==> job 7825: inputs <==
// bldc_esc
module bldc_esc #(parameter DATA_WIDTH = 16,parameter debounce = 3)(
  input clk,              		 
  input reset,            		 
  input pwm_en,						 
  input encoder_a,  				 
  input encoder_b,  				 
  input [DATA_WIDTH-1:0] pwm_period,	 
  input [DATA_WIDTH-1:0] period_reference,	 
  input [DATA_WIDTH-1:0] Kp_ext, 
  input [DATA_WIDTH-1:0] Ki_ext, 
  input [DATA_WIDTH-1:0] Kd_ext, 
  input override_internal_pid,		 
  output reg motor_positive,   		 
  output reg motor_negative 			 
);
  reg motor_pwm;
  reg [DATA_WIDTH-1:0] pwm_counter;
  reg [DATA_WIDTH-1:0] pwm_duty_cycle;
  reg [1:0]encoder_state;
  reg [1:0]prev_encoder_state;
  reg [1:0]pwm_direction;
  reg [DATA_WIDTH-1:0] period_speed ; 
  reg [DATA_WIDTH-1:0] speed_ctr;
  reg [DATA_WIDTH-1:0] Kp ;
  reg [DATA_WIDTH-1:0] Ki ;
  reg [DATA_WIDTH-1:0] Kd ;
  reg signed[DATA_WIDTH-1:0] error;
  reg signed[(DATA_WIDTH)-1:0] integral;
  reg signed[DATA_WIDTH-1:0] derivative;
  reg signed [(DATA_WIDTH)-1:0] pid_output;
  reg signed[DATA_WIDTH-1:0] previous_error;
  ...
make LEC_CHECK=0 ABC_AREA=1 CAP_MARGIN=20 CORE_MARGIN=2 CORE_UTILIZATION=68 PLACE_DENSITY=0.6 SLEW_MARGIN=20 finish   # period 12.0 ns
run.sh (not shown) runs the stock make flow with config.mk's settings and CLKGATE_MAP_FILE=.
==> job 7313: changes against job 7825 <==
ABC_AREA = not set   (was 1)
CORE_UTILIZATION = 72   (was 68)
PLACE_DENSITY = not set   (was 0.6)
PLACE_DENSITY_LB_ADDON = 0.01   (was not set)
SETUP_SLACK_MARGIN = 1.8   (was not set)
==> flow/constraint.sdc (replaced) <==
create_clock -name core_clock -period 6.24 [get_ports {clk}]
set_input_delay 1.2480 -clock core_clock [delete_from_list [all_inputs] [get_ports {clk}]]
set_output_delay 1.2480 -clock core_clock [all_outputs]
set_load 0.01 [all_outputs]
==> job 9691: changes against job 7825 <==
CORE_UTILIZATION = 72   (was 68)
SETUP_SLACK_MARGIN = 1.53   (was not set)
==> flow/constraint.sdc (replaced) <==
create_clock -name core_clock -period 6.61 [get_ports {clk}]
set_input_delay 1.3220 -clock core_clock [delete_from_list [all_inputs] [get_ports {clk}]]
set_output_delay 1.3220 -clock core_clock [all_outputs]
set_load 0.01 [all_outputs]
==> comparison <==
Job 9691 completed and failed the layout checks on setup timing. Job 7825 went through all stages and came out clean. Job 7313 reached the layout checks and failed them: setup timing.
The lowest die size belongs to job 7313, the highest to job 7825.
Critical path depth, highest first: job 7825, job 9691, job 7313.
The lowest register-to-register slack belongs to job 7313, the highest to job 7825.
In job 7825 the cell area is smaller than in job 9691, by about 6.4%.
Cell count: job 7313 < job 7825 < job 9691.
Against job 9691, the non-clock buffer count of job 7825 is lower by 165.
Between job 7825 and job 9691, the lower routed wire length is in job 7825 (gap about 13%, measured against job 9691).
==> figures <==
Run status: job 7825 no timing/DRC/antenna violations; job 9691 finished with violations; job 7313 finished with violations
Reasons for failing layout checks: job 7825 -; job 9691 setup timing; job 7313 setup timing
Area share of and-or/or-and cells after synthesis: job 7825 4.42%; job 9691 4.42%; job 7313 5.54%
Number of multi-input logic gates: job 7825 1765; job 9691 1765; job 7313 1597
Area share of buffers outside the clock network: job 7825 3.43%; job 9691 8.22%; job 7313 9.57%
Total die area: job 7825 36600 sq um; job 9691 34600 sq um; job 7313 33000 sq um
Mapped cell area: job 7825 23900 sq um; job 9691 23900 sq um; job 7313 22800 sq um
Number of cells in the yosys synthesis report: job 7825 2934; job 9691 2934; job 7313 2364
Largest net degree at the start of global routing: job 7825 145; job 9691 134; job 7313 178
Via density per instance: job 7825 5.32; job 9691 5.55; job 7313 5.82
Global Route met1 Usage: job 7825 46.0%; job 9691 49.7%; job 7313 50.6%
Post-Route Setup TNS: job 7825 0 ps; job 9691 -200 ps; job 7313 -3030 ps
First-pass DRT Iterations: job 7825 5; job 9691 6; job 7313 5
CTS Buf Count: job 7825 26; job 9691 25; job 7313 24
Wire length of the first global-routing pass: job 7825 95.7 mm; job 9691 102 mm; job 7313 98.0 mm
Setup repair after global routing missed its margin: job 7825 no; job 9691 yes; job 7313 yes
Count of placed standard cells in the final layout, fillers left out: job 7825 3442; job 9691 3592; job 7313 3037
Critical path depth: job 7825 26; job 9691 25; job 7313 24
Arrival time of data at the critical path endpoint: job 7825 7780 ps; job 9691 7200 ps; job 7313 7380 ps
CP Buf/Inv Count: job 7825 7; job 9691 6; job 7313 8
Critical R2R Launch: job 7825 error[4]; job 9691 integral[4]; job 7313 error[3]

========
==> inputs of v18 <==
==> flow/design.v <==
module bldc_esc #(parameter DATA_WIDTH = 16,parameter debounce = 3)(
  input clk,              		 
  input reset,            		 
  input pwm_en,						 
  input encoder_a,  				 
  input encoder_b,  				 
  input [DATA_WIDTH-1:0] pwm_period,	 
  input [DATA_WIDTH-1:0] period_reference,	 
  input [DATA_WIDTH-1:0] Kp_ext, 
  input [DATA_WIDTH-1:0] Ki_ext, 
  input [DATA_WIDTH-1:0] Kd_ext, 
  input override_internal_pid,		 
  output reg motor_positive,   		 
  output reg motor_negative 			 
);
  reg motor_pwm;
  reg [DATA_WIDTH-1:0] pwm_counter;
  reg [DATA_WIDTH-1:0] pwm_duty_cycle;
  reg [1:0]encoder_state;
  reg [1:0]prev_encoder_state;
  reg [1:0]pwm_direction;
  reg [DATA_WIDTH-1:0] period_speed ; 
  reg [DATA_WIDTH-1:0] speed_ctr;
  reg [DATA_WIDTH-1:0] Kp ;
  reg [DATA_WIDTH-1:0] Ki ;
  reg [DATA_WIDTH-1:0] Kd ;
  reg signed[DATA_WIDTH-1:0] error;
  reg signed[(DATA_WIDTH)-1:0] integral;
  reg signed[DATA_WIDTH-1:0] derivative;
  reg signed [(DATA_WIDTH)-1:0] pid_output;
  reg signed[DATA_WIDTH-1:0] previous_error;
  reg [2:0] encoder_a_shift_reg;
  reg encoder_a_reg;
  reg [2:0] encoder_b_shift_reg;
  reg encoder_b_reg;
 always @(posedge clk or posedge reset) begin
    if (reset) begin
        integral <= 16'b0;
        pwm_counter <= {DATA_WIDTH{1'b0}};
        encoder_state <= 2'b0;
        prev_encoder_state <= 2'b0;
        pwm_direction<=2'b00;
        motor_positive<=1'b0;
        motor_negative<=1'b0;
        Kp <= 16'd1;
        Ki <= 16'd0;
        Kd <= 16'd0;
        speed_ctr<={DATA_WIDTH{1'b0}};
        previous_error <= {DATA_WIDTH{1'b0}};
        error<=8'b0;
        period_speed <= 16'b0;
        pid_output <= 16'b0;
        derivative <= 16'b0;
        pwm_duty_cycle <= 16'b0;
        motor_pwm <= 1'b0;
        encoder_a_shift_reg <= 3'b0;
        encoder_a_reg <= 1'b0;
        encoder_b_shift_reg <= 3'b0;
        encoder_b_reg <= 1'b0;
    end 
    else begin
        encoder_a_shift_reg <= {encoder_a_shift_reg[debounce-2:0],encoder_a};
        if (encoder_a_shift_reg == {debounce{1'b0}} || encoder_a_shift_reg == {debounce{1'b1}})begin
            encoder_a_reg <= encoder_a_shift_reg[0];
        end
        encoder_b_shift_reg <= {encoder_b_shift_reg[debounce-2:0],encoder_b};
        if (encoder_b_shift_reg == {debounce{1'b0}} || encoder_b_shift_reg == {debounce{1'b1}})begin
            encoder_b_reg <= encoder_b_shift_reg[0];
        end
        pid_output <= Kp * error + Ki * integral + Kd * derivative;	 
        if(pid_output<1) begin			 
			pwm_duty_cycle<=pwm_period;
		end 
		else if (pid_output>pwm_period) begin	 
			pwm_duty_cycle<=1;
		end 
		else begin
			pwm_duty_cycle<= pid_output;	 
		end
        derivative <= error - previous_error;
        if (integral + error > 2047) begin  
            integral <= 2047;  
        end 
        else if (integral + error < -2048) begin
            integral <= -2048; 
        end 
        else begin
            integral <= integral + error;  
        end
        previous_error<=error;
        error <= period_reference - period_speed;
        motor_pwm <= (pwm_counter < pwm_duty_cycle) & pwm_en;  
        if (pwm_counter == pwm_period) begin
            pwm_counter <= 16'd0;
        end
        else begin
            pwm_counter <= pwm_counter + 1;
        end
        encoder_state <= {encoder_a_reg, encoder_b_reg};
        prev_encoder_state <= encoder_state;
        case ({encoder_state, prev_encoder_state})
            4'b0100, 4'b1101,4'b1011: begin 
                pwm_direction<=2'b10;
            end
            4'b1000,4'b1110,4'b0111: begin 
                pwm_direction<=2'b01;
            end
            4'b1100, 4'b0011, 4'b1001,4'b0110: begin 
                pwm_direction<=2'b00;
            end
            default: begin
                pwm_direction<=pwm_direction; 
            end
        endcase
        if(pwm_en==1'b0)begin
            motor_positive<=1'b0;
            motor_negative<=1'b0;
		end 
		else begin
            case(pwm_direction)
                2'b00: begin
      				if(period_reference>32767) begin  
						motor_positive<=1'b0;
						motor_negative<=motor_pwm;
					end
					else begin
						motor_positive<=motor_pwm;
						motor_negative<=1'b0;
					end
                end 
                2'b01:begin
                    motor_positive<=1'b0;
                    motor_negative<=motor_pwm;
                end
                2'b10:begin
                    motor_positive<=motor_pwm;
                    motor_negative<=1'b0;
                end
                default: begin
                    motor_positive <= 1'b0;
                    motor_negative <= 1'b0;
                end
            endcase
        end
		if(override_internal_pid) begin
			Kp<=Kp_ext;
			Ki<=Ki_ext;
			Kd<=Kd_ext;
		end 
		else begin
			Kp<=Kp;
			Ki<=Ki;
			Kd<=Kd;
		end
      if((prev_encoder_state[0]==1'b0 && encoder_a_reg==1'b1) || speed_ctr==16'h00ff) begin
            period_speed<=speed_ctr;
            speed_ctr<={DATA_WIDTH{1'b0}};
        end else begin
            speed_ctr<=speed_ctr+1;
        end
    end
 end
endmodule
==> flow/run.sh <==
#!/bin/bash
# the make line also repeats each setting of config.mk as NAME=value (left out here)
make -C /OpenROAD-flow-scripts/flow DESIGN_CONFIG=/design/flow/config.mk WORK_HOME=/design/flow/orfs CLKGATE_MAP_FILE= finish
==> flow/config.mk <==
export PLATFORM = sky130hd
export DESIGN_NAME = bldc_esc
export DESIGN_NICKNAME = bldc_esc
export VERILOG_FILES = /design/flow/design.v
export SDC_FILE = /design/flow/constraint.sdc
export NUM_CORES = 4
export LEC_CHECK = 0
export CAP_MARGIN = 20
export CELL_PAD_IN_SITES_DETAIL_PLACEMENT = 2
export CORE_MARGIN = 2
export CORE_UTILIZATION = 40
export PLACE_DENSITY = 0.72
export SLEW_MARGIN = 20
==> flow/constraint.sdc <==
create_clock -name core_clock -period 8.0 [get_ports {clk}]
set_input_delay 1.6000 -clock core_clock [delete_from_list [all_inputs] [get_ports {clk}]]
set_output_delay 1.6000 -clock core_clock [all_outputs]
set_load 0.01 [all_outputs]
==> v32: changes against v18 <==
- CELL_PAD_IN_SITES_DETAIL_PLACEMENT: 2 -> default
- CORE_UTILIZATION: 40 -> 72
- CTS_CLUSTER_SIZE: default -> 51
- PLACE_DENSITY: 0.72 -> default
- PLACE_DENSITY_LB_ADDON: default -> 0.01
- SETUP_SLACK_MARGIN: default -> 0.34
==> flow/constraint.sdc (replaced) <==
create_clock -name core_clock -period 6.24 [get_ports {clk}]
set_input_delay 1.2480 -clock core_clock [delete_from_list [all_inputs] [get_ports {clk}]]
set_output_delay 1.2480 -clock core_clock [all_outputs]
set_load 0.01 [all_outputs]
==> comparison <==
v32 completed and failed the layout checks on negative setup slack. v18 completed, yet does not pass: negative setup slack. Synthesized cell count is the same in v18 and v32. Of v18 and v32, v18 has the higher register-to-register slack (gap 190 ps). Worst hold slack: v32 is worse than v18 (48 ps). Via count: v32 is lower than v18 (about 11%). In v18 the die area is larger than in v32, by about 80%.
==> figures <==
	v32	v18
Top routing layer in use	met4	met5
Count of fill cells added during filler insertion	1,619	5,879
Fraction of area in non-clock buffers	0.0967	0.0377
Clock Latency Late Sink	560 ps	630 ps
Die width	182 µm	242 µm
Flop2flop setup slack	-530 ps	-340 ps
GRT met2 Usage	0.625	0.712
Final critical path time including I/O delays and setup	6770 ps	8340 ps
Worst rel slew slack	0.269	0.235
Status	failed layout checks	failed layout checks
Reasons for failing layout checks	negative setup slack	negative setup slack
Post_cts resized	57	9
Full die area	0.0330 mm²	0.0588 mm²
Weighted congestion reported at the end of routability-driven placement	0.938	0.997
Number of warnings in the stage logs	31	26
Number of nets in the final layout	3,221	3,017
